==> raven <==
## comparator_latch
module comparator_latch #
(
  parameter n_to_response_time = -1038,
  parameter p_to_response_time = -1020,
  parameter const_response_time = 1285,
  parameter n_to_tau = -1248,
  parameter p_to_tau = 1037,
  parameter const_tau = 1042,
  parameter n_to_response_time_lh = -1752,
  parameter p_to_response_time_lh = -1006,
  parameter const_response_time_lh = 1185,
  parameter n_to_tau_lh = 1131,
  parameter p_to_tau_lh = -1115,
  parameter const_tau_lh = 1529
)
(
  input clk,
  input reset,
  input sys_clk,
  input [15-1:0] n,
  input [15-1:0] p,
  output [35-1:0] out
);
Settings: LEC_CHECK=0, ABC_AREA=0, CAP_MARGIN=20, CORE_MARGIN=7, CORE_UTILIZATION=47, MAX_ROUTING_LAYER=met5, PLACE_DENSITY_LB_ADDON=0.17, SETUP_SLACK_MARGIN=-2.0, SLEW_MARGIN=25, TNS_END_PERCENT=45; clock period 30.0 ns.
run.sh (not shown) runs the stock make flow with config.mk's settings and CLKGATE_MAP_FILE=.
==> juniper: changes against raven <==
==> flow/config.mk (replaced) <==
export PLATFORM = sky130hd
export DESIGN_NAME = comparator_latch
export DESIGN_NICKNAME = comparator_latch
export VERILOG_FILES = /design/flow/design.v
export SDC_FILE = /design/flow/constraint.sdc
export NUM_CORES = 4
export LEC_CHECK = 0
export CAP_MARGIN = 20
export CORE_MARGIN = 2
export CORE_UTILIZATION = 40
export SLEW_MARGIN = 20
==> flow/constraint.sdc (replaced) <==
create_clock -name core_clock -period 19.5 [get_ports {clk}]
set_input_delay 3.9000 -clock core_clock [delete_from_list [all_inputs] [get_ports {clk}]]
set_output_delay 3.9000 -clock core_clock [all_outputs]
set_load 0.01 [all_outputs]
==> garnet: changes against raven <==
==> flow/config.mk (replaced) <==
export PLATFORM = sky130hd
export DESIGN_NAME = comparator_latch
export DESIGN_NICKNAME = comparator_latch
export VERILOG_FILES = /design/flow/design.v
export SDC_FILE = /design/flow/constraint.sdc
export NUM_CORES = 4
export LEC_CHECK = 0
export ABC_AREA = 1
export CAP_MARGIN = 20
export CORE_MARGIN = 2
export CORE_UTILIZATION = 71
export CTS_CLUSTER_DIAMETER = 344
export CTS_CLUSTER_SIZE = 17
export MAX_ROUTING_LAYER = met4
export SLEW_MARGIN = 20
==> flow/constraint.sdc (replaced) <==
create_clock -name core_clock -period 17.1 [get_ports {clk}]
set_input_delay 3.4200 -clock core_clock [delete_from_list [all_inputs] [get_ports {clk}]]
set_output_delay 3.4200 -clock core_clock [all_outputs]
set_load 0.01 [all_outputs]
==> summary of the runs <==
- raven produced a clean layout. garnet failed in 5_1_grt, error GRT-0232. juniper finished but failed the layout checks on setup timing.
- In sequential cell count, raven and juniper do not differ.
- Against raven, the wire length of juniper is larger by about 10%.
- Against raven, the utilization of juniper is lower by 0.12 points.
- In juniper the non-clock buffer count is higher than in raven, by 1032.
- Between juniper and raven, the lower count of clock-buffer cells in the layout is in raven (gap 1).
- Between juniper and raven, the lower register-to-register slack is in juniper (gap 10000 ps).
- Against raven, the cell count of juniper is higher by about 18%.
- Between juniper and raven, the lower sequential share of layout area is in juniper (gap 0.13 points).
- Die size: juniper > raven > garnet.
- In juniper the design area is larger than in raven, by about 17%.
==> figures <==
metric	juniper	raven	garnet
Result of the run	complete, but fails checks	no timing/DRC/antenna violations	stopped before the end
Stage where the flow stopped	-	-	5_1_grt
Reasons for failing layout checks	setup timing	-	-
Finished Layout Cells	8,593	7,307	-
Number of pins with negative max-slew slack in the final report	0	0	-
Tool warnings	82	79	-
Slowest CP cell	fa_2	clkdlybuf4s50_1	-
Total Negative Setup Slacks	-20,080 ps	0 ps	-
And-or/or-and share of the synthesized area	0.0797	0.0797	0.0627
Cell with the most instances on the worst path	fa_1	fa_1	-
Finished Cell Area	0.0664 sq mm	0.0568 sq mm	-
Final cycle utilization of the critical path	1.05	0.851	-
Gate Area	0.0479 sq mm	0.0465 sq mm	-
Number of well taps	1,768	1,512	-
Final worst hold slack	499 ps	485 ps	-
Worst R2R End	state_cycle_counter[15]	state_cycle_counter[8]	-
Post-CTS sizing	227	0	501
Sequential cell area	500 sq um	500 sq um	-
Latency at later pin	260 ps	260 ps	-
Post-Route WL	125 mm	113 mm	-
Starting Density	0.404	0.474	0.715


==> inputs of try-harbor <==
comparator_latch again, from the RTL that the note above started with.
clock: 38.1 ns
lec_check: 0
abc_area: 1
cap_margin: 25
cell_pad_in_sites_detail_placement: 1
core_margin: 10
core_utilization: 31
gpl_timing_driven: 0
hold_slack_margin: 0.09
min_routing_layer: met2
place_density_lb_addon: 0.21
slew_margin: 20
==> try-ember (differences from try-harbor) <==
- ABC_AREA: 1 -> default
- CAP_MARGIN: 25 -> 0
- CELL_PAD_IN_SITES_DETAIL_PLACEMENT: 1 -> default
- CORE_MARGIN: 10 -> 2
- CORE_UTILIZATION: 31 -> 70
- CTS_CLUSTER_DIAMETER: default -> 370
- CTS_CLUSTER_SIZE: default -> 64
- GPL_TIMING_DRIVEN: 0 -> default
- HOLD_SLACK_MARGIN: 0.09 -> default
- MIN_ROUTING_LAYER: met2 -> default
- PLACE_DENSITY_LB_ADDON: 0.21 -> default
- SETUP_SLACK_MARGIN: default -> 3.72
==> flow/constraint.sdc (replaced) <==
create_clock -name core_clock -period 13.9 [get_ports {clk}]
set_input_delay 2.7800 -clock core_clock [delete_from_list [all_inputs] [get_ports {clk}]]
set_output_delay 2.7800 -clock core_clock [all_outputs]
set_load 0.01 [all_outputs]
==> qor summary <==
quantity                                                                 try-harbor             try-ember
Status                                                      complete, no violations       failed layout checks
Reasons for failing layout checks                                                 -  negative setup slack
Area used by multi-input combinational logic                            0.04871 mm2           0.04856 mm2
Number of post-CTS setup repair buffers                                           0                    66
Wl on met1                                                                     0 um             62,310 um
Total cell area reported by yosys after synthesis                       0.05729 mm2           0.05414 mm2
Number of nets in the final layout                                            9,296                 9,287
Placement-stage cell area                                               0.06126 mm2           0.06430 mm2
Instance tally after logic synthesis                                          6,819                 5,719
Combined buffer and inverter count along the critical path                       17                    19
Inverter count                                                                2,141                 1,842
Die W                                                                      449.9 um              282.1 um
Required time of the critical path                                         38.28 ns              14.10 ns
Site row count                                                                  157                   101
Layout buffer count excluding clock buffers                                     111                 1,213
Setup repair after global routing missed its margin                           false                  true
AND-OR/OR-AND Cells, Area Fraction                                          0.06266               0.07973
Non-filler cells in the finished layout                                       9,405                 7,932
Fraction of the mapped netlist area in adder cells                           0.6424                0.6798
Worst-path clk slew                                                         0.06 ns               0.07 ns
Core region area                                                         0.1835 mm2           0.07620 mm2
Final core utilization                                                       0.3351                0.8773
Simple Share, Synth                                                          0.1000               0.04407
